==> flow/run.sh <==
#!/bin/bash
# the make line also repeats each setting of config.mk as NAME=value (left out here)
make -C /OpenROAD-flow-scripts/flow DESIGN_CONFIG=/design/flow/config.mk WORK_HOME=/design/flow/orfs CLKGATE_MAP_FILE= finish
==> flow/config.mk <==
export PLATFORM = sky130hd
export DESIGN_NAME = my_chip
export DESIGN_NICKNAME = my_chip
export VERILOG_FILES = /design/flow/design.v
export SDC_FILE = /design/flow/constraint.sdc
export NUM_CORES = 4
export LEC_CHECK = 0
export ABC_AREA = 1
export CAP_MARGIN = 20
export CORE_ASPECT_RATIO = 0.53
export CORE_MARGIN = 3
export CORE_UTILIZATION = 25
export CTS_CLUSTER_SIZE = 18
export MIN_ROUTING_LAYER = met1
export PLACE_DENSITY_LB_ADDON = 0.28
export SETUP_SLACK_MARGIN = 0.74
export SLEW_MARGIN = 10
export TNS_END_PERCENT = 60
==> flow/constraint.sdc <==
create_clock -name core_clock -period 5.01 [get_ports {clock}]
set_input_delay 1.0020 -clock core_clock [delete_from_list [all_inputs] [get_ports {clock}]]
set_output_delay 1.0020 -clock core_clock [all_outputs]
set_load 0.01 [all_outputs]
==> flow/design.v <==
module ChipInterface #(parameter FRE = 25000000, parameter DEBOUNCE = FRE / 100) (
    input logic clock,
    input logic confirm,
    input logic clear,
    input logic algorithm_select_mode,
    input reset,
    input logic enter0, enter1,
    output logic [5:0] led
  );
  logic confirm_sync, clear_sync, enter0_sync, enter1_sync, algorithm_select_mode_sync;
  logic enter0_valid_press, enter1_valid_press, clear_valid_press, confirm_valid_press, algorithm_select_mode_valid_press;
  logic [11:0] password_current, password_next;
  logic [11:0] password_ref;
  logic [5:0] OTP;
  logic change_current, change_next;
  logic [31:0] cnt_current, cnt_next;
  logic [1:0] wrong_password_time_current, wrong_password_time_next;
  logic algorithm_selet_current, algorithm_selet_next;
  logic [2:0] algorithm_mode_current, algorithm_mode_next;
  password_generator password_generator_inst(
    .clock(clock),
    .reset(reset),  
    .algorithm_select(algorithm_mode_current),
    .OTP(OTP), 
    .password(password_ref));
  FF2_Synchronizer confirm_sync_ (
    .clock(clock),
    .button(confirm),
    .sync_button(confirm_sync)
  );
  FF2_Synchronizer clear_sync_ (
    .clock(clock),
    .button(clear),
    .sync_button(clear_sync)
  );
  FF2_Synchronizer enter0_sync_ (
    .clock(clock),
    .button(enter0),
    .sync_button(enter0_sync)
  );
  FF2_Synchronizer enter1_sync_ (
    .clock(clock),
    .button(enter1),
    .sync_button(enter1_sync)
  );
  FF2_Synchronizer algorithm_select_mode_sync_ (
    .clock(clock),
    .button(algorithm_select_mode),
    .sync_button(algorithm_select_mode_sync)
  );
  button_handler #(.COUNT_MAX(DEBOUNCE)) confirm_valid(.clock(clock), .reset(reset), .btn(confirm_sync), .valid_press(confirm_valid_press));
  button_handler #(.COUNT_MAX(DEBOUNCE)) clear_valid(.clock(clock), .reset(reset), .btn(clear_sync), .valid_press(clear_valid_press));
  button_handler #(.COUNT_MAX(DEBOUNCE)) enter0_valid(.clock(clock), .reset(reset), .btn(enter0_sync), .valid_press(enter0_valid_press));
  button_handler #(.COUNT_MAX(DEBOUNCE)) enter1_valid(.clock(clock), .reset(reset), .btn(enter1_sync), .valid_press(enter1_valid_press));
  button_handler #(.COUNT_MAX(DEBOUNCE)) algorithm_select_mode_valid(.clock(clock), .reset(reset), .btn(algorithm_select_mode_sync), .valid_press(algorithm_select_mode_valid_press));
  OTP_generator inst_OTP_generator(.clock(clock), .reset(reset), .change(change_current), .OTP(OTP));
  typedef enum logic [2:0] {IDLE = 3'b000, 
                            TIMEOUT = 3'b001, 
                            INPUT = 3'b010, 
                            VERIFY = 3'b011, 
                            PASS = 3'b100, 
                            FAIL = 3'b101, 
                            LOCK = 3'b110,
                            ALGO_SELECT = 3'b111} state_t;
  state_t current_state, next_state;
  always_ff @(posedge clock or posedge reset) begin 
    if(reset) begin
      current_state <= IDLE;
      password_current <= 0;
      change_current <= 0;
      wrong_password_time_current <= 0;
      algorithm_selet_current <= 0;
      algorithm_mode_current <= 0;
      cnt_current <= 0;
    end
    else begin
      current_state <= next_state;
      password_current <= password_next;
      change_current <= change_next;
      wrong_password_time_current <= wrong_password_time_next;
      algorithm_selet_current <= algorithm_selet_next;
      algorithm_mode_current <= algorithm_mode_next;
      cnt_current <= cnt_next;
    end
  end
  always_comb begin
    case(current_state)
      IDLE: begin
        wrong_password_time_next = wrong_password_time_current;
        algorithm_mode_next = algorithm_mode_current;
        if(cnt_current == 60 * FRE -1) begin
          next_state = TIMEOUT;
          password_next = 0;
          change_next = 1;
          algorithm_selet_next = 0;
          cnt_next = 0;
        end
        else if(algorithm_select_mode_valid_press) begin
            algorithm_selet_next = 1;
            next_state = INPUT;
            change_next = 0;
            password_next = 0;
            cnt_next = 0;
        end
        else if(enter0_valid_press)begin
           cnt_next = 0;
           next_state = INPUT;
           password_next = {password_current[10:0],1'b0};
           change_next = 0;
           algorithm_selet_next = 0;
        end 
        else if(enter1_valid_press)begin
           cnt_next = 0;
           next_state = INPUT;
           password_next = {password_current[10:0],1'b1};
           change_next = 0;
           algorithm_selet_next = 0;
        end 
        else begin
          cnt_next = cnt_current + 1;
          next_state = IDLE;
          password_next = 0;
          change_next = 0;
          algorithm_selet_next = 0;
        end
      end
      TIMEOUT: begin
        next_state = IDLE;
        wrong_password_time_next = wrong_password_time_current;
        cnt_next = cnt_current + 1;
        password_next = 0;
        change_next = 0;
        algorithm_selet_next = 0;
        algorithm_mode_next = algorithm_mode_current;
      end
      INPUT:begin
        wrong_password_time_next = wrong_password_time_current;
        cnt_next = 0;
        change_next = 0;
        algorithm_selet_next = algorithm_selet_current;
        algorithm_mode_next = algorithm_mode_current;
        if(confirm_valid_press) begin
           next_state = VERIFY;
           password_next = password_current;
        end
        else if(clear_valid_press) begin
           next_state = INPUT;
           password_next = 0;
        end
        else if(enter0_valid_press) begin
           next_state = INPUT;
           password_next = {password_current[10:0],1'b0};
        end 
        else if(enter1_valid_press)begin
           next_state = INPUT;
           password_next = {password_current[10:0],1'b1};
        end
        else begin
          next_state = INPUT;
          password_next = password_current;
        end
      end
      VERIFY: begin
        cnt_next = 0;
        password_next = 0;
        change_next = 0;
        algorithm_selet_next = algorithm_selet_current;
        algorithm_mode_next = algorithm_mode_current;
        if(password_current == password_ref) begin
            next_state = PASS;
            wrong_password_time_next = wrong_password_time_current;
        end
        else begin
            next_state = FAIL;
            wrong_password_time_next = wrong_password_time_current + 1;
        end
      end
      PASS: begin
        wrong_password_time_next = wrong_password_time_current;
        password_next = 0;
        algorithm_selet_next = algorithm_selet_current;
        algorithm_mode_next = algorithm_mode_current;
        if(cnt_current == 6 * FRE) begin
          if(algorithm_selet_current == 1) begin
              next_state = ALGO_SELECT;
              change_next = 0;
          end
          else begin
              next_state = IDLE;
              change_next = 1;
          end
          cnt_next = 0;
        end 
        else begin
          cnt_next = cnt_current + 1;
          next_state = PASS;
          change_next = 0;
        end
      end
      ALGO_SELECT : begin
        password_next = 0;
        cnt_next = 0;
        algorithm_selet_next = 0;
        wrong_password_time_next = wrong_password_time_current;
        if(confirm_valid_press) begin
           next_state = IDLE;
           algorithm_mode_next = algorithm_mode_current;
           change_next = 1;
        end
        else if(clear_valid_press) begin
           next_state = ALGO_SELECT;
           algorithm_mode_next = 0;
           change_next = 0;
        end
        else if(enter0_valid_press) begin
           next_state = ALGO_SELECT;
           algorithm_mode_next = {algorithm_mode_current[1:0],1'b0};
           change_next = 0;
        end 
        else if(enter1_valid_press)begin
           next_state = ALGO_SELECT;
           algorithm_mode_next = {algorithm_mode_current[1:0],1'b1};
           change_next = 0;
        end
        else begin
           next_state = ALGO_SELECT;
           algorithm_mode_next = algorithm_mode_current;
           change_next = 0;
        end
      end
      FAIL: begin
        algorithm_mode_next = algorithm_mode_current;
        wrong_password_time_next = wrong_password_time_current;
        password_next = 0;
        algorithm_selet_next = 0;
        if(cnt_current == 6 * FRE) begin
          change_next = 1;
          cnt_next = 0;
          next_state = LOCK;
        end 
        else begin
          cnt_next = cnt_current + 1;
          next_state = FAIL;
          change_next = 0;
        end
      end
      LOCK: begin
         algorithm_mode_next = algorithm_mode_current;
         cnt_next = cnt_current + 1;
         wrong_password_time_next = wrong_password_time_current;
         password_next = 0;
         algorithm_selet_next = 0;
         if(wrong_password_time_current == 1) begin
            if(cnt_current == 15 * FRE) begin
              next_state = IDLE;
              change_next = 1;
              cnt_next = 0;
            end
            else begin
              next_state = LOCK;
              change_next = 0;
            end
         end
         else if (wrong_password_time_current == 2) begin
            if(cnt_current == 30 * FRE) begin
              next_state = IDLE;
              change_next = 1;
              cnt_next = 0;
            end
            else begin
               next_state = LOCK;
              change_next = 0;
            end 
         end
         else begin
            if(cnt_current == 60 * FRE) begin
                 next_state = IDLE;
                 change_next = 1;
                 cnt_next = 0;
            end
            else begin
              next_state = LOCK;
              change_next = 0;
            end
         end
      end
    endcase
  end
  always_ff @(posedge clock or posedge reset) begin
    if(reset) led <= 6'b0;
    else if(current_state == PASS) led <= 6'b111111;
    else if(current_state == ALGO_SELECT) begin
        led <= {4'b0, algorithm_mode_current};
    end
    else if(current_state == FAIL) begin
    if ((cnt_current >= FRE*1 && cnt_current < FRE*2) || 
        (cnt_current >= FRE*3 && cnt_current < FRE*4) || 
        (cnt_current >= FRE*5 && cnt_current < FRE*6))
        led <= 6'b0; 
    else
        led <= 6'b111111; 
    end
    else if(current_state == LOCK) led <= 6'b101010;
    else led <= OTP;
  end
endmodule
module password_generator(
    input logic clock,
    input logic reset,  
    input logic [2:0] algorithm_select,
    input logic [5:0] OTP,
    output logic [11:0] password
);
  always_ff @(posedge clock or posedge reset) begin
      if(reset) begin
          password <= 0;
      end
      else begin
        case(algorithm_select)
            3'd0: password <= OTP * 2 + 1;                    
            3'd1: password <= (OTP << 2) ^ 12'hA3; 
            3'd2: password <= (OTP * 3) + (OTP >> 1);         
            3'd3: password <= ~(OTP * 5) & 12'hFFF;           
            3'd4: password <= (OTP * OTP) % 4096;             
            3'd5: password <= ((OTP << 3) - OTP) ^ 12'h3C3;   
            3'd6: password <= {OTP[2:0], OTP[5:3]} + 12'h55A; 
            3'd7: password <= (OTP * 9) & 12'hFFF;            
        endcase
      end
  end
endmodule
module OTP_generator(
    input logic clock,
    input logic change,
    input reset,
    output logic [5:0] OTP 
);
    logic [5:0] lfsr;
    always_ff @(posedge clock or posedge reset) begin
        if (reset)
            lfsr <= 6'b101101;  
        else if (change)
            lfsr <= {lfsr[4:0], lfsr[5] ^ lfsr[3]};
    end
    assign OTP = lfsr;
endmodule
module button_handler (
    input  logic clock,        
    input  logic reset,
    input  logic btn,         
    output logic valid_press  
);
    parameter COUNT_MAX = 250_000;
    logic btn_pre;
    logic [$clog2(COUNT_MAX):0] count;
    logic armed;
    always_ff @(posedge clock or posedge reset) begin
        if (reset)
            btn_pre <= 0;
        else
            btn_pre <= btn;
    end
    always_ff @(posedge clock or posedge reset) begin
        if (reset) begin
            count <= 0;
            valid_press <= 0;
            armed <= 1;
        end else begin
            valid_press <= 0;  
            if (btn && btn_pre) begin  
                if (armed) begin
                    if (count < COUNT_MAX - 1) begin
                        count <= count + 1;
                    end else begin
                        valid_press <= 1;  
                        armed <= 0;        
                        count <= 0;
                    end
                end
            end else begin
                count <= 0;
                if (!btn) 
                    armed <= 1; 
            end
        end
    end
endmodule
module FF2_Synchronizer(
  input logic clock,
  input logic button,
  output logic sync_button
);
  logic [1:0] button_dff;
  always_ff @(posedge clock) begin
    button_dff[0] <= button;
    button_dff[1] <= button_dff[0];
  end
  assign sync_button = button_dff[1];
endmodule
`default_nettype none
module my_chip (
    input logic [11:0] io_in,  
    output logic [11:0] io_out,  
    input logic clock,
    input logic reset  
);
    ChipInterface #(.FRE(25000)) chipInterface_inst(
        .clock(clock),
        .confirm(io_in[0]),
        .clear(io_in[1]),
        .algorithm_select_mode(io_in[2]),
        .reset(reset),
        .enter0(io_in[3]), 
        .enter1(io_in[4]),
        .led(io_out[5:0])
    );
    assign io_out[11:6] = 6'b0;
endmodule
==> results of run 1 <==
## per-layer routing
metal	wire [um]	track usage, %
met1	16700	23.4
met2	9120	14.5
met3	2960	5.39
met4	243	2.76
met5	0	0
## layout make-up
class | instances | area [sq um]
clock inverters | 14 | 160
multi-input cells | 971 | 5570
repair buffers | 24 | 220
well taps | 550 | 688
flip-flops and latches | 153 | 3790
clock buffers | 18 | 439
fillers | 4299 | 28400
inverters | 195 | 736
## metrics by stage
stage          total power, mW  cell area [sq um]  instances
4_1_cts                   2.69              11600       1924
2_1_floorplan             1.31              10300       1347
3_5_place_dp              1.32              11000       1892
5_1_grt                   2.76              11600       1925
6_report                  2.65              11600       1925
3_3_place_gp              1.32              11000       1892
==> changes_impl.md, run 1 <==
### Physical design

- Ys flop type: dfrtp_1
- RSZ-0062 raised after global routing: false
- Final Cycle Share: 74.3%
- Fin worst setup slack: 1.29 ns
- Top Consumer: clock
- AO/OA Area Share: 11.5%
- Critical path type: register to register
- Dominant comb cell: simple AND/OR/NAND/NOR gates
- Tool warning count: 57
- Final hold vios: 0
- Async SR Flop Fraction: 93.5%
- Adder Share, Synth: 10.6%
- Num ports: 26
- Logic power comb: 46.6 uW
- Arrival @ worst endpoint: 4.04 ns
- Slowest stage delay, CP: 0.56 ns
- Flip-flops with a built-in enable: 0
- Slowest stage cell, crit path: dfstp_2
- Synth top cell by count: nand2_1
- Final Net Count: 1453
- Clk latency of the worst-skew pair: 0.45 ns
- Hold Path Sink: chipInterface_inst.enter1_sync_.button_dff[1]$_DFF_P_
- Area fraction in mux cells: 0%
- Most frequent cells after synthesis: 269 x nand2_1, 186 x inv_1, 149 x nor2_1
- Combinational power share: 1.8%
- Status: no timing/DRC/antenna violations
- Grt total ovfl: 0
- Initial core utilization: 25.6%
- Slew HR: 46.2%
- Clk pwr: 1.35 mW
- Post-DR wirelength/cell: 15.1 um
- Final min period: 3.72 ns
- Seq. pwr: 1.25 mW
- Skew final: 0.0117 ns
- First-pass GRT wire length: 46600 um
- Slew @ Worst Pin: 0.808 ns
- RR Startpoint: chipInterface_inst.inst_OTP_generator.lfsr[2]$_DFFE_PP1P_
- Clock transition at path regs: 0.07 ns
- Seq cells post-synth: 153
- Cell area leaders: dfrtp_1 33%, nand2_1 9.9%, ha_1 7.5%, inv_1 6.8%, nor2_1 5.5%
- Initial antenna violation count: 0
- Top-area cell type share of the netlist area: 32.5%
- Clock power frac: 51.0%
- CP Launch Type: register
- Basic Gates by Area: 27.3%
- ANT nets after route: 0
- Max cap viols: 0
- Site Rows: 53
- TritonCTS clock tree: yes
- Total GRT Usage: 13.7%
- Antenna Diode Count: 0
- Hold WC Path Type: register to register
- Slew Limit Fails: 0
- CTS Buf Count: 17
- Die height: 153 um
- Smallest hold slack: 0.327 ns
- Critical path endpoint category: register
- Crit-path leading delay family: adder cells
- Crit path depth: 16
- Buf+Inv Stages, Crit Path: 2
- Crit-path max FO: 3
- Net Sw Power: 636 uW
- Pre-CTS WS: 1.34 ns
- Reg power frac: 47.2%
- Vias in the first global route: 8157
- Port Buffers: 12
- Hold Buf Count CTS: 0
- Share of the yosys chip area belonging to registers: 37.0%
- F_max: 269 MHz
- Hold path cells: 0
- Mapped cell area: 10200 sq um
- Utilization after layout: 29.0%
- Worst reg2reg setup slack: 1.29 ns
- Chip area: 43500 sq um
- Power per standard cell area: 228 nW/um^2
- CORE AREA: 40000 sq um
- Reg2reg path depth: 16
- DRC: 0
- Root Driver: clkbuf_16
- Netlist cell types: 54
- Synthesized instance count: 1342
- Vias: 8915
- Final setup violation count: 0
- Crit path DRT: 5.33 ns
- H-tree depth: 4
- Die W: 284 um
- First drt pass iteration count: 5
- Net Sw Frac: 24.0%
- Synthesis-to-layout area growth: 13.4%
- Hold_sp: chipInterface_inst.enter1_sync_.button_dff[0]$_DFF_P_
- Internal: 2.01 mW
- Max rail drop VDD: 0.000246 V
- Synth Area per Inst: 7.63 sq um
- Post-route setup TNS: 0 ns
- Cells in synth_stat.txt: 1342
- Post-Route WL: 29000 um
- Post-synthesis xor/xnor area fraction: 4.79%
- Vias per cell: 4.63
- Yosys top cell by area: dfrtp_1
- Largest net degree at the start of global routing: 144
- Critical Path, Cell by Cell: ha_1 -> inv_1 -> fa_1 -> fa_1 -> inv_1 -> fa_1 -> ha_1 -> nand2_1 -> nand2_1 -> nand2_1 -> nand2_1 -> nand2_1 -> a31oi_1 -> a21oi_1 -> o21ai_0 -> nand3_1
- Violation tally from detailed-route iteration zero: 1036
- HPWL after DPL: 22100 um
- Post-CTS setup buffer count: 0
- Post_cts resized: 0
- CTS sink cnt: 153
- Placer congestion estimate: 0.943
- Crit path from: chipInterface_inst.inst_OTP_generator.lfsr[2]$_DFFE_PP1P_
- Clock Path Buffers: 2
- Yosys warns: 5
- Pleak: 5.39 nW
- Most used cell, CP: nand2_1
- Chip Area, Yosys: 10200 sq um
==> inputs of run 2 (changes only) <==
CAP_MARGIN = 15   (was 20)
CELL_PAD_IN_SITES_DETAIL_PLACEMENT = 0   (was not set)
CORE_ASPECT_RATIO = not set   (was 0.53)
CORE_MARGIN = 2   (was 3)
CORE_UTILIZATION = 72   (was 25)
CTS_CLUSTER_DIAMETER = 398   (was not set)
CTS_CLUSTER_SIZE = 72   (was 18)
HOLD_SLACK_MARGIN = 0.23   (was not set)
MAX_ROUTING_LAYER = met4   (was not set)
MIN_ROUTING_LAYER = not set   (was met1)
PLACE_DENSITY = 0.37   (was not set)
PLACE_DENSITY_LB_ADDON = not set   (was 0.28)
SETUP_SLACK_MARGIN = -0.14   (was 0.74)
SLEW_MARGIN = 0   (was 10)
TNS_END_PERCENT = 100   (was 60)
clock period = 2.95 ns   (was 5.01 ns; I/O delays follow)
==> run 2 against run 1 <==
  * Critical path depth up 1
  * Now fails the layout checks on setup timing
  * First-iteration DRC count up 1.7%
  * Clock skew down 0.0015 ns
  * Critical path type unchanged
  * Cell count down 18%
  * Die area down 65%
  * Power up 68%
  * Worst hold slack better by 0.0012 ns
  * Combinational power up 78%
  * Highest routed layer unchanged
==> changes_impl.md, run 2 <==
### Physical design

- Num ports: 26
- Tot Pwr: 4.46 mW
- Slew HR: 48.5%
- ANT nets after route: 0
- Reg power frac: 47.7%
- Synth Area per Inst: 7.63 sq um
- Top Consumer: clock
- Share of the yosys chip area belonging to registers: 37.0%
- Logic power comb: 82.8 uW
- Synthesis-to-layout area growth: 12.3%
- Post-DR wirelength/cell: 17.6 um
- Wire length on met1: 11800 um
- Slew @ Worst Pin: 0.765 ns
- First drt pass iteration count: 5
- Clk latency of the worst-skew pair: 0.44 ns
- Power per standard cell area: 387 nW/um^2
- Basic Gates by Area: 27.3%
- Post-synthesis xor/xnor area fraction: 4.79%
- Smallest hold slack: 0.328 ns
- Clock Path Buffers: 2
- Adder Share, Synth: 10.6%
- TritonCTS clock tree: yes
- Failing Checks: setup timing
- Utilization after layout: 82.9%
- Clock transition at path regs: 0.06 ns
- Slew Limit Fails: 0
- Crit-path max FO: 3
- Hold WC Path Type: register to register
- Final setup violation count: 7
- Slowest stage delay, CP: 0.63 ns
- Status: complete, but fails checks
- Slowest stage cell, crit path: dfstp_4
- Post-Route WL: 27900 um
- Cell area leaders: dfrtp_1 33%, nand2_1 9.9%, ha_1 7.5%, inv_1 6.8%, nor2_1 5.5%
- Clk pwr: 2.25 mW
- Worst reg2reg setup slack: -0.57 ns
- Critical path type: register to register
- Final Cycle Share: 119%
- Reg2reg path depth: 17
- Hold Buf Count CTS: 0
- DRC: 0
- Synth top cell by count: nand2_1
- Ys flop type: dfrtp_1
- Final min period: 3.52 ns
- Vias: 9675
- Clock power frac: 50.4%
- Seq cells post-synth: 153
- Critical Path, Cell by Cell: ha_4 -> inv_2 -> fa_2 -> fa_2 -> inv_2 -> fa_1 -> ha_4 -> nand2_2 -> nand2_1 -> nand2_1 -> nand2_2 -> buf_4 -> nand2_1 -> nand2_1 -> a21oi_1 -> o21ai_1 -> nand3_1
- Chip Area, Yosys: 10200 sq um
- Critical path endpoint category: register
- Root Driver: clkbuf_16
- H-tree depth: 4
- Site Rows: 43
- Placed cells: 1553
- Net Sw Power: 1.01 mW
- Synthesized instance count: 1342
- Yosys top cell by area: dfrtp_1
- Crit path from: chipInterface_inst.inst_OTP_generator.lfsr[2]$_DFFE_PP1P_
- Combinational power share: 1.9%
- Hold Path Sink: chipInterface_inst.enter1_sync_.button_dff[1]$_DFF_P_
- Seq. pwr: 2.13 mW
- CTS Buf Count: 17
- F_max: 284 MHz
- Violation tally from detailed-route iteration zero: 1054
- Internal: 3.44 mW
- Vias per cell: 6.10
- Skew final: 0.0102 ns
- Grt total ovfl: 0
- Port Buffers: 12
- Hold_sp: chipInterface_inst.enter1_sync_.button_dff[0]$_DFF_P_
- Dominant comb cell: simple AND/OR/NAND/NOR gates
- Crit path DRT: 3.25 ns
- Post-Layout Cell Count: 1587
- Vias in the first global route: 9096
- First-pass GRT wire length: 44900 um
- Flip-flops with a built-in enable: 0
- RR Startpoint: chipInterface_inst.inst_OTP_generator.lfsr[2]$_DFFE_PP1P_
- RSZ-0062 raised after global routing: true
- Final Net Count: 1485
- Pleak: 5.54 nW
- Chip area: 15200 sq um
- Net Sw Frac: 22.7%
- Netlist cell types: 54
- CORE AREA: 13900 sq um
- Met2 WL: 13000 um
- Total GRT Usage: 39.6%
- Placer congestion estimate: 1.03
- HPWL after DPL: 19600 um
- Cells in synth_stat.txt: 1342
- Tool warning count: 60
- Max cap viols: 0
- Arrival @ worst endpoint: 3.82 ns
- Initial antenna violation count: 0
- WL met3: 2310 um
- Async SR Flop Fraction: 93.5%
- Largest net degree at the start of global routing: 67
- Top-area cell type share of the netlist area: 32.5%
- CP Launch Type: register
- Crit-path leading delay family: adder cells
- Die W: 123 um
- Design area: 11500 sq um
- Yosys warns: 5
- Fin worst setup slack: -0.566 ns
- Mapped cell area: 10200 sq um
- Area fraction in mux cells: 0%
- Placed cell area: 10800 sq um
- Buf+Inv Stages, Crit Path: 3
- Die height: 123 um
- Most used cell, CP: nand2_1
- AO/OA Area Share: 11.5%
- Antenna Diode Count: 0
- Final hold vios: 0
- Hold path cells: 0
- Initial core utilization: 73.8%
- CTS sink cnt: 153
- Crit path depth: 17
- Top layer reached by signal wires: met4
- Most frequent cells after synthesis: 269 x nand2_1, 186 x inv_1, 149 x nor2_1
- Max rail drop VDD: 0.000440 V
## run 2: final cells by class
cell class	count	area (sq um)
Multi-Input combinational cell	971	5680
Sequential cell	153	3790
Fill cell	838	2380
Inverter	195	736
Timing Repair Buffer	56	467
Clock buffer	21	460
Tap cell	180	225
Clock inverter	11	138
## run 2: layer usage
layer  track usage [%]  vias to the layer above
met4              13.5                        0
li1                  -                     4508
met2              60.1                      524
met5                 -                        -
met3              8.35                       88
met1              53.4                     4555
## run 2: through the flow
| step | TNS [ns] | worst slack, ns |
|---|---|---|
| 2_1_floorplan | -3.24 | -0.576 |
| 3_3_place_gp | -3.23 | -0.540 |
| 3_5_place_dp | -3.78 | -0.621 |
| 4_1_cts | -3.48 | -0.539 |
| 5_1_grt | -4.61 | -0.683 |
| 6_report | -3.72 | -0.566 |
## run 2: repair_timing
item | 4_1_cts | 5_1_grt
setup buffers | 2 | 0
gates resized | 12 | 12
endpoints found under the setup margin | 7 | 7
pin swaps | 8 | 10
endpoints found under the hold margin | 0 | 0
==> inputs of run 3 (changes only) <==
ABC_AREA = not set   (was 1)
CAP_MARGIN = 20   (was 15)
CELL_PAD_IN_SITES_DETAIL_PLACEMENT = not set   (was 0)
CORE_UTILIZATION = 57   (was 72)
CTS_CLUSTER_DIAMETER = 243   (was 398)
CTS_CLUSTER_SIZE = not set   (was 72)
GPL_TIMING_DRIVEN = 1   (was not set)
HOLD_SLACK_MARGIN = not set   (was 0.23)
MAX_ROUTING_LAYER = not set   (was met4)
MIN_ROUTING_LAYER = met2   (was not set)
PLACE_DENSITY = not set   (was 0.37)
PLACE_DENSITY_LB_ADDON = 0.22   (was not set)
SETUP_SLACK_MARGIN = not set   (was -0.14)
SLEW_MARGIN = 20   (was 0)
TNS_END_PERCENT = not set   (was 100)
clock period = 3.44 ns   (was 2.95 ns; I/O delays follow)
==> run 3 against run 2 <==
  * Fails layout checks on DRC, setup timing
  * Critical path depth is 5 lower
  * Non-clock buffer count is 4 lower
  * Routed wire length is 23% lower
  * Synthesized cell count is 24% lower
  * Highest routed layer is now met5
==> changes_impl.md, run 3 <==
### Physical design

- Synthesized instance count: 1025
- Pleak: 4.92 nW
- Total GRT Usage: 37.5%
- Internal: 2.86 mW
- CP Launch Type: register
- Synth top cell by count: dfrtp_1
- Post-CTS setup buffer count: 0
- Reg power frac: 49.0%
- Crit path from: chipInterface_inst.inst_OTP_generator.lfsr[2]$_DFFE_PP1P_
- First-pass GRT wire length: 36300 um
- Antenna Diode Count: 0
- AO/OA Area Share: 17.1%
- Fin worst setup slack: -0.172 ns
- Cell area leaders: dfrtp_1 35%, ha_1 8.0%, o21ai_0 4.9%, xnor2_1 3.9%, nor2_1 3.6%
- Combinational power share: 2.1%
- Top Consumer: sequential cells
- Clk latency of the worst-skew pair: 0.43 ns
- Final Cycle Share: 105%
- Area fraction in mux cells: 0.643%
- Placed cell area: 10100 sq um
- Status: complete, but fails checks
- Post-synthesis xor/xnor area fraction: 6.25%
- Post-Route WL: 21300 um
- Hold WC Path Type: register to register
- Die W: 133 um
- Clk pwr: 1.82 mW
- CTS sink cnt: 153
- Final Net Count: 1147
- Net Sw Power: 863 uW
- Slowest stage cell, crit path: dfstp_4
- Yosys top cell by area: dfrtp_1
- Tool warning count: 58
- Chip Area, Yosys: 9530 sq um
- H-tree depth: 4
- Hold path cells: 0
- DRC: 2
- Chip area: 17800 sq um
- Crit-path max FO: 3
- Site Rows: 47
- Placer congestion estimate: 0.993
- Async SR Flop Fraction: 93.5%
- Design area: 10700 sq um
- Critical path type: register to register
- Top-area cell type share of the netlist area: 34.9%
- Final min period: 3.61 ns
- Critical path endpoint category: register
- Cells in synth_stat.txt: 1025
- Arrival @ worst endpoint: 3.91 ns
- Port Buffers: 12
- Max cap viols: 0
- Smallest hold slack: 0.327 ns
- Largest net degree at the start of global routing: 61
- TritonCTS clock tree: yes
- Ys flop type: dfrtp_1
- Power per standard cell area: 349 nW/um^2
- Synthesis-to-layout area growth: 12.0%
- Hold Buf Count CTS: 0
- Slew Limit Fails: 0
- RR Startpoint: chipInterface_inst.inst_OTP_generator.lfsr[2]$_DFFE_PP1P_
- Seq. pwr: 1.83 mW
- Seq cells post-synth: 153
- Vias: 10600
- Share of the yosys chip area belonging to registers: 39.8%
- Crit path depth: 12
- Grt total ovfl: 0
- Slowest stage delay, CP: 0.62 ns
- Basic Gates by Area: 19.9%
- Adder Share, Synth: 11.4%
- Vias in the first global route: 11400
- Root Driver: clkbuf_16
- Utilization after layout: 64.8%
- Slew HR: 41.1%
- Vias per cell: 8.23
- RSZ-0062 raised after global routing: true
- Slew @ Worst Pin: 0.883 ns
- Hold Path Sink: chipInterface_inst.enter0_sync_.button_dff[1]$_DFF_P_
- HPWL after DPL: 14500 um
- Worst reg2reg setup slack: -0.17 ns
- Crit-path leading delay family: adder cells
- Die height: 133 um
- Flip-flops with a built-in enable: 0
- Dominant comb cell: simple AND/OR/NAND/NOR gates
- Failing Checks: DRC, setup timing
- Final hold vios: 0
- CORE AREA: 16500 sq um
- Num ports: 26
- Violation tally from detailed-route iteration zero: 2401
- ANT nets after route: 0
- Mapped cell area: 9530 sq um
- Final setup violation count: 7
- Most frequent cells after synthesis: 133 x dfrtp_1, 93 x o21ai_0, 92 x nor2_1
- Yosys warns: 5
- Net Sw Frac: 23.2%
- Critical Path, Cell by Cell: ha_4 -> inv_2 -> fa_2 -> fa_1 -> inv_2 -> fa_1 -> ha_4 -> a21o_1 -> a21oi_2 -> xnor2_1 -> o21ai_1 -> or4_1
- Hold_sp: chipInterface_inst.enter0_sync_.button_dff[0]$_DFF_P_
- Skew final: 0.00980 ns
- Reg2reg path depth: 12
- First drt pass iteration count: 53
- Netlist cell types: 76
- Post-DR wirelength/cell: 16.6 um
- Initial antenna violation count: 0
- CTS Buf Count: 17
- Logic power comb: 77.9 uW
- Clock transition at path regs: 0.06 ns
- Buf+Inv Stages, Crit Path: 2
- Initial core utilization: 57.9%
- Crit path DRT: 3.74 ns
- Synth Area per Inst: 9.30 sq um
- F_max: 277 MHz
- Max rail drop VDD: 0.000442 V
- Clock power frac: 48.9%
- Clock Path Buffers: 2
[run 3: metal layers]
metal / up-vias / wire length (um) / global-route usage, %
met3: 295 / 8700 / 52.5
met4: 6 / 1870 / 7.86
met1: 3886 / 0 / -
met5: - / 96 / 7.22
met2: 2761 / 10700 / 43.6
li1: 3661 / - / -
[run 3: area by class of cell]
class | instances | area (sq um)
Timing Repair Buffer | 52 | 433
Multi-Input combinational cell | 775 | 5380
Inverter | 57 | 218
Sequential cell | 153 | 3800
Fill cell | 1378 | 5790
Tap cell | 220 | 275
Clock inverter | 14 | 134
Clock buffer | 18 | 439
[run 3: what timing repair did]
item / CTS / global route
endpoints found under the setup margin: 7 / 7
resized: 2 / 6
pin swaps: 7 / 11
[run 3: stage by stage]
step	total power [mW]	setup slack [ns]	instances	TNS, ns
global route	3.85	-0.284	1289	-1.49
detailed placement	1.94	-0.209	1257	-0.853
floorplan	1.91	-0.262	1030	-1.01
global placement	1.93	-0.206	1257	-0.748
CTS	3.73	-0.219	1289	-0.825
finish	3.73	-0.172	1289	-0.592
==> inputs of run 4 (changes only) <==
ABC_AREA = 1   (was not set)
CAP_MARGIN = 0   (was 20)
CORE_UTILIZATION = 72   (was 57)
CTS_CLUSTER_DIAMETER = 27   (was 243)
CTS_CLUSTER_SIZE = 40   (was not set)
GPL_TIMING_DRIVEN = not set   (was 1)
MIN_ROUTING_LAYER = not set   (was met2)
PLACE_DENSITY_LB_ADDON = 0.19   (was 0.22)
SETUP_SLACK_MARGIN = 0.43   (was not set)
SLEW_MARGIN = 40   (was 20)
clock period = 3.49 ns   (was 3.44 ns; I/O delays follow)
==> run 4 against run 3 <==
  * The layout fails its checks (setup timing)
  * Count of clock-buffer cells in the layout is 1 higher
  * Non-clock buffer count is 18 lower
  * Design area is 6.2% higher
  * Highest routed layer is now met4
==> changes_impl.md, run 4 <==
### Physical design

- Status: complete, but fails checks
- Failing Checks: setup timing
- Post-synthesis xor/xnor area fraction: 4.79%
- Final Cycle Share: 103%
- Buf+Inv Stages, Crit Path: 3
- Synthesized instance count: 1342
- Critical path endpoint category: register
- Yosys top cell by area: dfrtp_1
- Utilization after layout: 81.7%
- Placer congestion estimate: 1.02
- Hold_sp: chipInterface_inst.confirm_sync_.button_dff[0]$_DFF_P_
- Smallest hold slack: 0.333 ns
- Hold Buf Count CTS: 0
- Synth Area per Inst: 7.63 sq um
- Hold WC Path Type: register to register
- HPWL after DPL: 18800 um
- Power per standard cell area: 321 nW/um^2
- Total GRT Usage: 36.1%
- Ys flop type: dfrtp_1
- DRC: 0
- Crit path DRT: 3.78 ns
- Chip Area, Yosys: 10200 sq um
- Die height: 123 um
- Hold path cells: 0
- Async SR Flop Fraction: 93.5%
- Synth top cell by count: nand2_1
- Slew HR: 46.5%
- Tot Pwr: 3.64 mW
- Initial core utilization: 73.8%
- Yosys warns: 5
- Largest net degree at the start of global routing: 41
- Adder Share, Synth: 10.6%
- Num ports: 26
- Reg2reg path depth: 15
- Filler cells: 903
- Clock power frac: 48.6%
- Crit path from: chipInterface_inst.inst_OTP_generator.lfsr[2]$_DFFE_PP1P_
- RSZ-0062 raised after global routing: true
- Net Sw Frac: 23.8%
- Slowest stage cell, crit path: dfstp_4
- Antenna Diode Count: 0
- Post-Route WL: 26200 um
- Post-route setup TNS: -0.242 ns
- Worst reg2reg setup slack: -0.09 ns
- Chip area: 15200 sq um
- Clock transition at path regs: 0.07 ns
- Crit-path leading delay family: adder cells
- Vias in the first global route: 8906
- Max rail drop VDD: 0.000380 V
- First-pass GRT wire length: 42600 um
- Vias per cell: 6.04
- Most frequent cells after synthesis: 269 x nand2_1, 186 x inv_1, 149 x nor2_1
- Reg power frac: 49.3%
- Mapped cell area: 10200 sq um
- Placed cell area: 10700 sq um
- Slowest stage delay, CP: 0.63 ns
- Internal: 2.78 mW
- Crit-path max FO: 4
- Tool warning count: 58
- RR Startpoint: chipInterface_inst.inst_OTP_generator.lfsr[2]$_DFFE_PP1P_
- First drt pass iteration count: 6
- Area fraction in mux cells: 0%
- CP Launch Type: register
- Violation tally from detailed-route iteration zero: 1128
- Grt total ovfl: 0
- Final hold vios: 0
- Clock Path Buffers: 2
- Max cap viols: 0
- Skew final: 0.0107 ns
- Initial antenna violation count: 0
- CORE AREA: 13900 sq um
- Design area: 11300 sq um
- CTS sink cnt: 153
- Arrival @ worst endpoint: 3.87 ns
- Cell area leaders: dfrtp_1 33%, nand2_1 9.9%, ha_1 7.5%, inv_1 6.8%, nor2_1 5.5%
- Seq. pwr: 1.80 mW
- Top Consumer: sequential cells
- Post-DR wirelength/cell: 16.7 um
- F_max: 279 MHz
- Top-area cell type share of the netlist area: 32.5%
- Die W: 123 um
- Clk latency of the worst-skew pair: 0.44 ns
- Pleak: 5.46 nW
- Dominant comb cell: simple AND/OR/NAND/NOR gates
- Net Sw Power: 868 uW
- Final setup violation count: 5
- Crit path depth: 15
- Share of the yosys chip area belonging to registers: 37.0%
- Flip-flops with a built-in enable: 0
- TritonCTS clock tree: yes
- Port Buffers: 12
- Basic Gates by Area: 27.3%
- Fin worst setup slack: -0.0890 ns
- Site Rows: 43
- Logic power comb: 74.2 uW
- CTS Buf Count: 17
- Slew @ Worst Pin: 0.795 ns
- Vias: 9450
- Critical Path, Cell by Cell: ha_4 -> inv_2 -> fa_2 -> fa_1 -> inv_2 -> fa_1 -> ha_4 -> nand3_2 -> nand2_2 -> buf_6 -> nand2_1 -> o211ai_1 -> a21oi_1 -> o21ai_1 -> nand4_1
- Critical path type: register to register
- Synthesis-to-layout area growth: 10.7%
- ANT nets after route: 0
- AO/OA Area Share: 11.5%
- Final min period: 3.58 ns
- Clk pwr: 1.77 mW
- Combinational power share: 2.0%
- Netlist cell types: 54
- Cells in synth_stat.txt: 1342
- Seq cells post-synth: 153
- Root Driver: clkbuf_16
- Slew Limit Fails: 0
- H-tree depth: 4
- Hold Path Sink: chipInterface_inst.confirm_sync_.button_dff[1]$_DFF_P_
- Final Net Count: 1463
==> run 4: what timing repair did <==
action	in CTS	in global routing
gates resized	7	21
pin swaps	2	8
setup buffers	0	1
endpoints found under the setup margin	7	7
==> run 4: area by class of cell <==
class                           instances  area, sq um  area share [%]
Clock buffer                           19          453            3.99
Multi-Input combinational cell        971         5680            50.1
Clock inverter                         13          106           0.938
Sequential cell                       153         3790            33.5
Inverter                              195          736            6.49
Timing Repair Buffer                   34          347            3.06
Tap cell                              180          225            1.99
==> run 4: per-stage QoR <==
stage                     instances  worst slack, ns
after floorplan                1347          -0.0360
after global placement         1531           0.0110
after detailed placement       1532          -0.0860
after CTS                      1564         -0.00705
after global routing           1565           -0.233
final                          1565          -0.0890
==> run 4: routing by layer <==
layer	up-vias	GRT usage [%]	share of wire [%]
met4	0	11.3	2.5
met5	-	0	0
met2	494	55.5	45
li1	4455	-	-
met3	70	9.73	9.3
met1	4431	50.2	43
==> inputs of run 5 (changes only) <==
CAP_MARGIN = 20   (was 0)
CORE_ASPECT_RATIO = 1.28   (was not set)
CTS_CLUSTER_DIAMETER = 397   (was 27)
CTS_CLUSTER_SIZE = 10   (was 40)
PLACE_DENSITY = 0.36   (was not set)
PLACE_DENSITY_LB_ADDON = not set   (was 0.19)
SETUP_SLACK_MARGIN = 0.14   (was 0.43)
SLEW_MARGIN = 20   (was 40)
clock period = 2.45 ns   (was 3.49 ns; I/O delays follow)
==> run 5 against run 4 <==
  * Still fails the layout checks on setup timing
  * Non-clock buffer count is 43 higher
  * Combinational power is 37% higher
  * First-iteration DRC count is 1.5% lower
  * Power is 47% higher
  * Register-to-register slack worse by 1.1 ns
  * Critical path type unchanged
  * Largest cell class unchanged
  * Highest routed layer unchanged
==> changes_impl.md, run 5 <==
### Physical design

- Status: complete, but fails checks
- Failing Checks: setup timing
- Reg2reg path depth: 16
- Tot Pwr: 5.35 mW
- Root Driver: clkbuf_16
- Critical path type: register to register
- Buf+Inv Stages, Crit Path: 4
- Site Rows: 49
- Combinational power share: 1.9%
- Final Cycle Share: 150%
- Filler cells: 851
- Hold WC Path Type: register to register
- Synthesized instance count: 1342
- Net Sw Frac: 24.7%
- Dominant comb cell: simple AND/OR/NAND/NOR gates
- Port Buffers: 12
- CTS sink cnt: 153
- Synth Area per Inst: 7.63 sq um
- Most frequent cells after synthesis: 269 x nand2_1, 186 x inv_1, 149 x nor2_1
- Chip area: 15200 sq um
- Critical Path, Cell by Cell: buf_4 -> ha_4 -> fa_1 -> xnor2_2 -> xor2_1 -> inv_1 -> fa_1 -> inv_1 -> ha_1 -> inv_1 -> nor4_1 -> nand2_1 -> nand2_1 -> a21oi_1 -> o21ai_1 -> nand3_1
- Critical path endpoint category: register
- Seq. pwr: 2.56 mW
- Clock Path Buffers: 2
- Adder Share, Synth: 10.6%
- Tool warning count: 60
- Logic power comb: 102 uW
- Die W: 109 um
- Internal: 4.03 mW
- Basic Gates by Area: 27.3%
- Placer congestion estimate: 0.981
- Cell area leaders: dfrtp_1 33%, nand2_1 9.9%, ha_1 7.5%, inv_1 6.8%, nor2_1 5.5%
- Net Sw Power: 1.32 mW
- Share of the yosys chip area belonging to registers: 37.0%
- First-pass GRT wire length: 46900 um
- Power per standard cell area: 454 nW/um^2
- Reg power frac: 47.8%
- Max cap viols: 0
- Mapped cell area: 10200 sq um
- Crit path from: chipInterface_inst.inst_OTP_generator.lfsr[2]$_DFFE_PP1P_
- CP Launch Type: register
- CORE AREA: 14000 sq um
- Final setup violation count: 9
- Slew Limit Fails: 0
- Post-route setup TNS: -8.47 ns
- Largest net degree at the start of global routing: 55
- Seq cells post-synth: 153
- RSZ-0062 raised after global routing: true
- Max rail drop VDD: 0.000543 V
- Slew HR: 61.5%
- Vias: 10000
- Post-Route WL: 29700 um
- Num ports: 26
- Crit path DRT: 2.76 ns
- Slowest stage cell, crit path: dfstp_4
- Worst reg2reg setup slack: -1.22 ns
- Area fraction in mux cells: 0%
- Cells in synth_stat.txt: 1342
- Final Net Count: 1506
- Antenna Diode Count: 0
- Clock transition at path regs: 0.07 ns
- Post-DR wirelength/cell: 18.5 um
- DRC: 0
- Final hold vios: 0
- CTS Buf Count: 17
- Crit path depth: 16
- Placed cells: 1566
- Final min period: 3.67 ns
- Slowest stage delay, CP: 0.63 ns
- Grt total ovfl: 0
- Utilization after layout: 84.4%
- AO/OA Area Share: 11.5%
- Async SR Flop Fraction: 93.5%
- Violation tally from detailed-route iteration zero: 1111
- Crit-path leading delay family: adder cells
- Arrival @ worst endpoint: 3.98 ns
- Hold Path Sink: chipInterface_inst.confirm_sync_.button_dff[1]$_DFF_P_
- Netlist cell types: 54
- Post-Layout Cell Count: 1606
- Clk pwr: 2.69 mW
- Yosys top cell by area: dfrtp_1
- First drt pass iteration count: 6
- Hold_sp: chipInterface_inst.confirm_sync_.button_dff[0]$_DFF_P_
- Pre-CTS WS: -1.07 ns
- Most used cell, CP: inv_1
- Post-synthesis xor/xnor area fraction: 4.79%
- Yosys warns: 5
- Ys flop type: dfrtp_1
- Pleak: 5.66 nW
- Top Consumer: clock
- Die height: 139 um
- Chip Area, Yosys: 10200 sq um
- Synth top cell by count: nand2_1
- F_max: 272 MHz
- Slew @ Worst Pin: 0.572 ns
- TritonCTS clock tree: yes
- Skew final: 0.0122 ns
- Fin worst setup slack: -1.22 ns
- Initial core utilization: 73.3%
- Synthesis-to-layout area growth: 15.2%
- Initial antenna violation count: 0
- Flip-flops with a built-in enable: 0
- Total GRT Usage: 39.6%
- Hold Buf Count CTS: 0
- Crit-path max FO: 5
- H-tree depth: 4
- Clock power frac: 50.3%
- Top-area cell type share of the netlist area: 32.5%
- Vias in the first global route: 9984
- ANT nets after route: 0
- Vias per cell: 6.23
- Clk latency of the worst-skew pair: 0.44 ns
- RR Startpoint: chipInterface_inst.inst_OTP_generator.lfsr[2]$_DFFE_PP1P_
- HPWL after DPL: 19800 um
- Hold path cells: 0
[run 5: final cells by class]
cell class	instances	area, sq um	area share, %
multi-input combinational	971	5770	48.9
sequential	153	3790	32.2
inverter	195	736	6.24
timing repair buffer	77	666	5.64
clock buffer	17	425	3.61
tap	178	223	1.89
clock inverter	15	179	1.52
[run 5: routing by layer]
layer / routed length, um / vias to the layer above / GRT usage [%]
li1: - / 4535 / -
met1: 10600 / 4696 / 43.8
met2: 14700 / 569 / 67.0
met3: 2130 / 207 / 7.94
met4: 2210 / 0 / 27.4
met5: 0 / - / 0
[run 5: repair_timing]
action	4_1_cts	5_1_grt
buffers inserted	5	3
pin swaps	14	8
gates resized	25	21
cloned	0	0
setup endpoints to repair	10	19
[run 5: per-stage QoR]
step | hold WS, ns | cell area [sq um]
6_report | 0.329 | 11800
5_1_grt | 0.343 | 11800
3_5_place_dp | 0.314 | 10900
4_1_cts | 0.331 | 11700
2_1_floorplan | 0.310 | 10300
3_3_place_gp | 0.312 | 10900
==> inputs of run 6 (changes only) <==
CAP_MARGIN = 15   (was 20)
CORE_ASPECT_RATIO = not set   (was 1.28)
CTS_CLUSTER_DIAMETER = 25   (was 397)
CTS_CLUSTER_SIZE = 68   (was 10)
PLACE_DENSITY = not set   (was 0.36)
PLACE_DENSITY_LB_ADDON = 0.12   (was not set)
SETUP_SLACK_MARGIN = 0.48   (was 0.14)
SLEW_MARGIN = 0   (was 20)
clock period = 2.48 ns   (was 2.45 ns; I/O delays follow)
==> run 6 against run 5 <==
  * The layout still fails its checks (setup timing)
  * Critical path depth did not move
  * Synthesized cell count did not move
  * Clock power barely moved
  * Sequential power barely moved
  * Largest cell class unchanged
==> changes_impl.md, run 6 <==
### Physical design

- Hold path cells: 0
- Combinational power share: 1.9%
- Grt total ovfl: 0
- Ys flop type: dfrtp_1
- Vias per cell: 6.50
- Most frequent cells after synthesis: 269 x nand2_1, 186 x inv_1, 149 x nor2_1
- Yosys top cell by area: dfrtp_1
- Synth top cell by count: nand2_1
- CTS Buf Count: 17
- Initial antenna violation count: 1
- Clk latency of the worst-skew pair: 0.44 ns
- Seq. pwr: 2.53 mW
- Utilization after layout: 90.1%
- CTS sink cnt: 153
- Crit-path max FO: 4
- Top-area cell type share of the netlist area: 32.5%
- F_max: 280 MHz
- Status: complete, but fails checks
- Post-Route WL: 32900 um
- RR Startpoint: chipInterface_inst.inst_OTP_generator.lfsr[2]$_DFFE_PP1P_
- Internal: 3.98 mW
- CP Launch Type: register
- Flip-flops with a built-in enable: 0
- Hold Path Sink: chipInterface_inst.enter1_sync_.button_dff[1]$_DFF_P_
- Cells in synth_stat.txt: 1342
- Synth Area per Inst: 7.63 sq um
- H-tree depth: 4
- MI comb area: 6150 sq um
- Slowest stage delay, CP: 0.64 ns
- Arrival @ worst endpoint: 3.91 ns
- Initial core utilization: 73.8%
- Placer congestion estimate: 0.981
- First drt pass iteration count: 9
- Netlist cell types: 54
- AO/OA Area Share: 11.5%
- Synthesized instance count: 1342
- Site Rows: 43
- Net Sw Frac: 25.0%
- Pre-CTS WS: -1.06 ns
- Slew Limit Fails: 0
- Final Cycle Share: 144%
- Hold_sp: chipInterface_inst.enter1_sync_.button_dff[0]$_DFF_P_
- Critical Path, Cell by Cell: ha_4 -> inv_2 -> fa_2 -> fa_2 -> inv_1 -> fa_1 -> ha_4 -> nand3_2 -> nand2_2 -> a21oi_1 -> o21ai_1 -> nand4_1 -> nor2_1 -> nand3_1 -> nand2_1 -> inv_1
- Hold WC Path Type: register to register
- Vias: 10700
- Worst reg2reg setup slack: -1.10 ns
- Root Driver: clkbuf_16
- Dominant comb cell: simple AND/OR/NAND/NOR gates
- Post-synthesis xor/xnor area fraction: 4.79%
- Fin worst setup slack: -1.10 ns
- First-pass GRT wire length: 48000 um
- Synthesis-to-layout area growth: 22.2%
- Total GRT Usage: 41.1%
- Final Net Count: 1548
- Max cap viols: 0
- Top Consumer: clock
- ANT nets after route: 0
- Crit-path leading delay family: adder cells
- Pleak: 5.95 nW
- Vias in the first global route: 9726
- CORE AREA: 13900 sq um
- Reg power frac: 47.7%
- Critical path endpoint category: register
- Crit path from: chipInterface_inst.inst_OTP_generator.lfsr[2]$_DFFE_PP1P_
- Num ports: 26
- Tool warning count: 58
- Yosys warns: 5
- Clock Path Buffers: 2
- Max rail drop VDD: 0.000675 V
- Reg2reg path depth: 16
- Clock transition at path regs: 0.07 ns
- Post-DR wirelength/cell: 19.9 um
- Die W: 123 um
- Clock power frac: 50.4%
- Critical path type: register to register
- Filler cells: 657
- Chip area: 15200 sq um
- Crit path DRT: 2.81 ns
- Skew final: 0.0149 ns
- TritonCTS clock tree: yes
- Buf+Inv Stages, Crit Path: 3
- Clk pwr: 2.68 mW
- Crit path depth: 16
- DRC: 0
- Net Sw Power: 1.33 mW
- Power per standard cell area: 424 nW/um^2
- Share of the yosys chip area belonging to registers: 37.0%
- Final setup violation count: 10
- Chip Area, Yosys: 10200 sq um
- Adder Share, Synth: 10.6%
- Slew HR: 27.4%
- HPWL after DPL: 20200 um
- Final min period: 3.58 ns
- Violation tally from detailed-route iteration zero: 1756
- Cell area leaders: dfrtp_1 33%, nand2_1 9.9%, ha_1 7.5%, inv_1 6.8%, nor2_1 5.5%
- Slew @ Worst Pin: 1.08 ns
- Final hold vios: 0
- Failing Checks: setup timing
- Basic Gates by Area: 27.3%
- RSZ-0062 raised after global routing: true
- Area fraction in mux cells: 0%
- Port Buffers: 12
- Seq cells post-synth: 153
- Placed cells: 1579
- Slowest stage cell, crit path: dfstp_4
- Die height: 123 um
- FF/Latch Area: 3810 sq um
- Async SR Flop Fraction: 93.5%
- Largest net degree at the start of global routing: 62
- Post-Layout Cell Count: 1651
- Logic power comb: 101 uW
- Post-route setup TNS: -8.30 ns
- Mapped cell area: 10200 sq um
[run 6: per-stage QoR]
stage / area [sq um] / power [mW] / hold slack, ns
2_1_floorplan: 10300 / 2.64 / 0.310
3_3_place_gp: 11000 / 2.67 / 0.310
3_5_place_dp: 11000 / 2.68 / 0.314
4_1_cts: 11900 / 5.30 / 0.331
5_1_grt: 12500 / 5.40 / 0.332
6_report: 12500 / 5.31 / 0.329
[run 6: repair_timing]
action,in CTS,in global routing
hold buffers,0,0
pin swaps,19,49
cloned,1,4
gates resized,40,115
setup endpoints to repair,42,63
setup buffers,10,24
[run 6: layout make-up]
| class | count | area share, % |
|---|---|---|
| diodes | 1 | 0.0200 |
| clock buffers | 17 | 3.40 |
| clock inverters | 15 | 1.38 |
| inverters | 195 | 6.01 |
| multi-input cells | 975 | 49.2 |
| flip-flops and latches | 153 | 30.5 |
| well taps | 180 | 1.80 |
| repair buffers | 114 | 7.70 |
| repair inverters | 1 | 0.0600 |
[run 6: per-layer routing]
metal / vias to the layer above / track usage [%] / wire length [um]
met3: 241 / 10.6 / 3840
met5: - / 0 / 0
li1: 4641 / - / -
met1: 4963 / 54.0 / 12200
met2: 892 / 64.4 / 15000
met4: 0 / 18.7 / 1860
==> inputs of run 7 (changes only) <==
ABC_AREA = not set   (was 1)
CAP_MARGIN = 20   (was 15)
CORE_UTILIZATION = 40   (was 72)
CTS_CLUSTER_DIAMETER = not set   (was 25)
CTS_CLUSTER_SIZE = not set   (was 68)
PLACE_DENSITY_LB_ADDON = not set   (was 0.12)
SETUP_SLACK_MARGIN = 0.37   (was 0.48)
SLEW_MARGIN = 20   (was 0)
clock period = 4.42 ns   (was 2.48 ns; I/O delays follow)
==> run 7 against run 6 <==
  * The run now finishes clean
  * Count of clock-buffer cells in the layout increased by 6
  * Sequential cell count unchanged
  * Power down 46%
  * Via count down 31%
==> changes_impl.md, run 7 <==
### Physical design

- Status: no timing/DRC/antenna violations
- Synth Area per Inst: 9.30 sq um
- CTS Buf Count: 17
- Net Sw Power: 639 uW
- Placer congestion estimate: 0.830
- Hold WC Path Type: register to register
- Chip area: 25100 sq um
- First-pass GRT wire length: 35100 um
- Critical Path, Cell by Cell: ha_1 -> inv_1 -> fa_1 -> fa_1 -> inv_1 -> fa_1 -> ha_1 -> a31o_2 -> a21oi_1 -> o21bai_1 -> a31oi_1 -> xor2_1 -> o211ai_1
- Yosys top cell by area: dfrtp_1
- Yosys warns: 5
- Site Rows: 56
- Cells in synth_stat.txt: 1025
- Tool warning count: 57
- Die W: 158 um
- Slew HR: 39.6%
- Die height: 158 um
- Post-route setup TNS: 0 ns
- Combinational power share: 2.0%
- Clk pwr: 1.40 mW
- Flip-flops with a built-in enable: 0
- FF/Latch Area: 3790 sq um
- Crit path from: chipInterface_inst.inst_OTP_generator.lfsr[3]$_DFFE_PP1P_
- Critical path endpoint category: register
- Slowest stage delay, CP: 0.55 ns
- Hold path cells: 0
- Vias: 7392
- Post-Layout Cell Count: 1361
- Synthesis-to-layout area growth: 10.2%
- CP Launch Type: register
- Buf+Inv Stages, Crit Path: 2
- Clock Path Buffers: 2
- AO/OA Area Share: 17.1%
- Most used cell, CP: fa_1
- Mapped cell area: 9530 sq um
- Total GRT Usage: 17.6%
- Grt total ovfl: 0
- Pleak: 4.77 nW
- Power per standard cell area: 274 nW/um^2
- Arrival @ worst endpoint: 4.17 ns
- Crit-path leading delay family: adder cells
- Slew @ Worst Pin: 0.906 ns
- Netlist cell types: 76
- Root Driver: clkbuf_16
- Final Cycle Share: 87.9%
- Crit path depth: 13
- Post-CTS setup buffer count: 0
- F_max: 257 MHz
- Share of the yosys chip area belonging to registers: 39.8%
- Antenna Diode Count: 0
- Reg power frac: 49.4%
- Area fraction in mux cells: 0.643%
- Final Net Count: 1120
- Crit-path max FO: 3
- Logic power comb: 57.0 uW
- Cell area leaders: dfrtp_1 35%, ha_1 8.0%, o21ai_0 4.9%, xnor2_1 3.9%, nor2_1 3.6%
- Clk latency of the worst-skew pair: 0.42 ns
- Vias in the first global route: 6842
- Smallest hold slack: 0.326 ns
- Clock power frac: 48.6%
- DRC: 0
- TritonCTS clock tree: yes
- Internal: 2.23 mW
- Placed cells: 1329
- Max rail drop VDD: 0.000228 V
- Ys flop type: dfrtp_1
- Port Buffers: 12
- Crit path DRT: 4.70 ns
- H-tree depth: 4
- Basic Gates by Area: 19.9%
- CTS sink cnt: 153
- Skew final: 0.0105 ns
- First drt pass iteration count: 5
- Top-area cell type share of the netlist area: 34.9%
- Filler cells: 2292
- Fin worst setup slack: 0.533 ns
- Max cap viols: 0
- Utilization after layout: 44.9%
- Async SR Flop Fraction: 93.5%
- Seq cells post-synth: 153
- Vias per cell: 5.43
- Synth top cell by count: dfrtp_1
- MI comb area: 5300 sq um
- Synthesized instance count: 1025
- Post-Route WL: 20800 um
- RSZ-0062 raised after global routing: false
- Num ports: 26
- Clock transition at path regs: 0.07 ns
- Dominant comb cell: simple AND/OR/NAND/NOR gates
- RR Startpoint: chipInterface_inst.inst_OTP_generator.lfsr[3]$_DFFE_PP1P_
- Post-synthesis xor/xnor area fraction: 6.25%
- Worst reg2reg setup slack: 0.53 ns
- Final min period: 3.89 ns
- Chip Area, Yosys: 9530 sq um
- Final setup violation count: 0
- HPWL after DPL: 14200 um
- Seq. pwr: 1.42 mW
- Initial core utilization: 40.7%
- Reg2reg path depth: 13
- Post-DR wirelength/cell: 15.3 um
- Top Consumer: sequential cells
- Slowest stage cell, crit path: dfstp_2
- Initial antenna violation count: 0
- Critical path type: register to register
- Largest net degree at the start of global routing: 144
- Adder Share, Synth: 11.4%
- Final hold vios: 0
- Net Sw Frac: 22.2%
- Slew Limit Fails: 0
- CORE AREA: 23400 sq um
- Violation tally from detailed-route iteration zero: 451
- Pre-CTS WS: 0.498 ns
- Most frequent cells after synthesis: 133 x dfrtp_1, 93 x o21ai_0, 92 x nor2_1
- ANT nets after route: 0
==> run 7: timing repair <==
item	in CTS	in global routing
hold buffers	0	0
endpoints found under the setup margin	0	2
hold endpoints to repair	0	0
gates resized	0	1
==> run 7: routing by layer <==
metal  share of wire [%]  wire, um  track usage [%]
met4                 1.4       281             5.02
met2                  44      9180             25.8
met1                  51     10500             26.2
met5                   0         0                0
met3                 3.8       786             3.48
==> run 7: stage by stage <==
stage	cell area, sq um	total power, mW
2_1_floorplan	9550	1.49
3_3_place_gp	9940	1.51
3_5_place_dp	9940	1.51
4_1_cts	10500	2.92
5_1_grt	10500	2.98
6_report	10500	2.87
==> run 7: area by class of cell <==
class / count / share of cell area (%)
Timing Repair Buffer: 25 / 2.19
Clock buffer: 23 / 4.46
Multi-Input combinational cell: 775 / 50.5
Clock inverter: 9 / 0.870
Sequential cell: 153 / 36.1
Tap cell: 319 / 3.80
Inverter: 57 / 2.07
==> inputs of run 8 (changes only) <==
ABC_AREA = 1   (was not set)
CORE_ASPECT_RATIO = 0.5   (was not set)
CORE_UTILIZATION = 62   (was 40)
CTS_CLUSTER_DIAMETER = 358   (was not set)
CTS_CLUSTER_SIZE = 96   (was not set)
PLACE_DENSITY = 0.42   (was not set)
SETUP_SLACK_MARGIN = not set   (was 0.37)
clock period = 6.5 ns   (was 4.42 ns; I/O delays follow)
==> run 8 against run 7 <==
  * First-iteration DRC count increased by 29%
  * Global-route usage up 12 points
  * Routed wire length increased by 19%
  * Critical path depth is 1 higher
  * Sequential power decreased by 32%
  * Power down 30%
  * Register-to-register slack gained 1.8 ns
  * Worst setup slack gained 1.8 ns
  * Clock power is 26% lower
  * Synthesized cell count up 31%
  * Via count up 22%
  * Synthesized area rose by 7.4%
  * Largest cell class unchanged
==> changes_impl.md, run 8 <==
### Physical design

- Crit-path max FO: 14
- Slowest stage delay, CP: 0.83 ns
- Arrival @ worst endpoint: 4.49 ns
- Antenna Diode Count: 0
- Slew HR: 24.8%
- Max cap viols: 0
- CORE AREA: 16300 sq um
- Clock transition at path regs: 0.07 ns
- Vias: 9022
- Final Cycle Share: 64.5%
- Pre-CTS WS: 2.35 ns
- Chip Area, Yosys: 10200 sq um
- Yosys top cell by area: dfrtp_1
- Seq. pwr: 965 uW
- Final hold vios: 0
- Combinational power share: 1.7%
- Die W: 186 um
- Final setup violation count: 0
- Fin worst setup slack: 2.31 ns
- RR Startpoint: chipInterface_inst.inst_OTP_generator.lfsr[1]$_DFFE_PP0P_
- H-tree depth: 4
- Clk pwr: 1.03 mW
- DRC: 0
- Clock Path Buffers: 2
- Most used cell, CP: fa_1
- Hold Path Sink: chipInterface_inst.enter1_sync_.button_dff[1]$_DFF_P_
- Post-CTS setup buffer count: 0
- Netlist cell types: 54
- Filler cells: 1391
- Top-area cell type share of the netlist area: 32.5%
- Crit path from: chipInterface_inst.inst_OTP_generator.lfsr[1]$_DFFE_PP0P_
- Largest net degree at the start of global routing: 102
- Reg power frac: 47.6%
- Clk latency of the worst-skew pair: 0.43 ns
- Crit-path leading delay family: adder cells
- Dominant comb cell: simple AND/OR/NAND/NOR gates
- Placed cells: 1561
- Async SR Flop Fraction: 93.5%
- Skew final: 0.00997 ns
- Port Buffers: 12
- Hold path cells: 0
- Synth top cell by count: nand2_1
- Tool warning count: 59
- Buf+Inv Stages, Crit Path: 2
- Power per standard cell area: 182 nW/um^2
- Pleak: 5.35 nW
- Post_cts resized: 0
- Basic Gates by Area: 27.3%
- Vias in the first global route: 8508
- Logic power comb: 34.0 uW
- Critical path type: register to register
- Post-synthesis xor/xnor area fraction: 4.79%
- Mapped cell area: 10200 sq um
- Placer congestion estimate: 0.976
- CTS sink cnt: 153
- Initial core utilization: 62.9%
- Internal: 1.55 mW
- Synthesis-to-layout area growth: 8.66%
- Crit path depth: 14
- HPWL after DPL: 18300 um
- Crit path DRT: 6.80 ns
- Post-DR wirelength/cell: 15.5 um
- Design area: 11100 sq um
- ANT nets after route: 0
- Site Rows: 33
- Share of the yosys chip area belonging to registers: 37.0%
- Max rail drop VDD: 0.000186 V
- TritonCTS clock tree: yes
- Placed cell area: 10500 sq um
- Hold Buf Count CTS: 0
- First drt pass iteration count: 7
- CTS Buf Count: 17
- AO/OA Area Share: 11.5%
- Critical Path, Cell by Cell: ha_1 -> inv_1 -> fa_1 -> fa_1 -> inv_1 -> fa_1 -> ha_1 -> nand3_1 -> nand2_1 -> a21oi_1 -> o21ai_0 -> a21oi_1 -> o21ai_0 -> nand3_1
- Reg2reg path depth: 14
- Post-Route WL: 24700 um
- CP Launch Type: register
- Status: no timing/DRC/antenna violations
- Net Sw Power: 473 uW
- Final min period: 4.19 ns
- Synth Area per Inst: 7.63 sq um
- Seq cells post-synth: 153
- Top Consumer: clock
- Hold WC Path Type: register to register
- Net Sw Frac: 23.3%
- Flip-flops with a built-in enable: 0
- Worst reg2reg setup slack: 2.31 ns
- Clock power frac: 50.7%
- Initial antenna violation count: 0
- Tot Pwr: 2.03 mW
- Area fraction in mux cells: 0%
- Die height: 94.9 um
- Post-Layout Cell Count: 1593
- Num ports: 26
- Ys flop type: dfrtp_1
- Violation tally from detailed-route iteration zero: 580
- Post-route setup TNS: 0 ns
- Chip area: 17600 sq um
- Slew Limit Fails: 0
- Total GRT Usage: 29.6%
- F_max: 238 MHz
- Root Driver: clkbuf_16
- Grt total ovfl: 0
- Critical path endpoint category: register
- First-pass GRT wire length: 40900 um
- RSZ-0062 raised after global routing: false
- Slew @ Worst Pin: 1.12 ns
- Yosys warns: 5
- Cell area leaders: dfrtp_1 33%, nand2_1 9.9%, ha_1 7.5%, inv_1 6.8%, nor2_1 5.5%
- Final Net Count: 1444
- Most frequent cells after synthesis: 269 x nand2_1, 186 x inv_1, 149 x nor2_1
- Adder Share, Synth: 10.6%
- Synthesized instance count: 1342
- Slowest stage cell, crit path: dfrtp_1
- Cells in synth_stat.txt: 1342
- Vias per cell: 5.66
- Hold_sp: chipInterface_inst.enter1_sync_.button_dff[0]$_DFF_P_
run 8: cell type report:
cell class	instances	area [sq um]	share of cell area, %
clock buffer	18	439	3.95
clock inverter	14	160	1.44
inverter	195	737	6.62
multi-input combinational	971	5570	50.1
sequential	153	3790	34.1
tap	227	284	2.55
timing repair buffer	15	143	1.28
run 8: through the flow:
stage / hold slack (ns) / util, %
global route: 0.340 / 68.4
finish: 0.328 / 68.4
detailed placement: 0.315 / 64.7
CTS: 0.330 / 68.4
floorplan: 0.310 / -
global placement: 0.311 / 64.7
run 8: per-layer routing:
metal	track usage, %	up-vias	wire length [um]
met5	0	-	0
met3	5.75	81	1650
met1	39.4	4164	11000
li1	-	4421	-
met2	48.0	356	11200
met4	12.0	0	804
Power figures rest on the tool's default switching activity, not on a simulated workload.
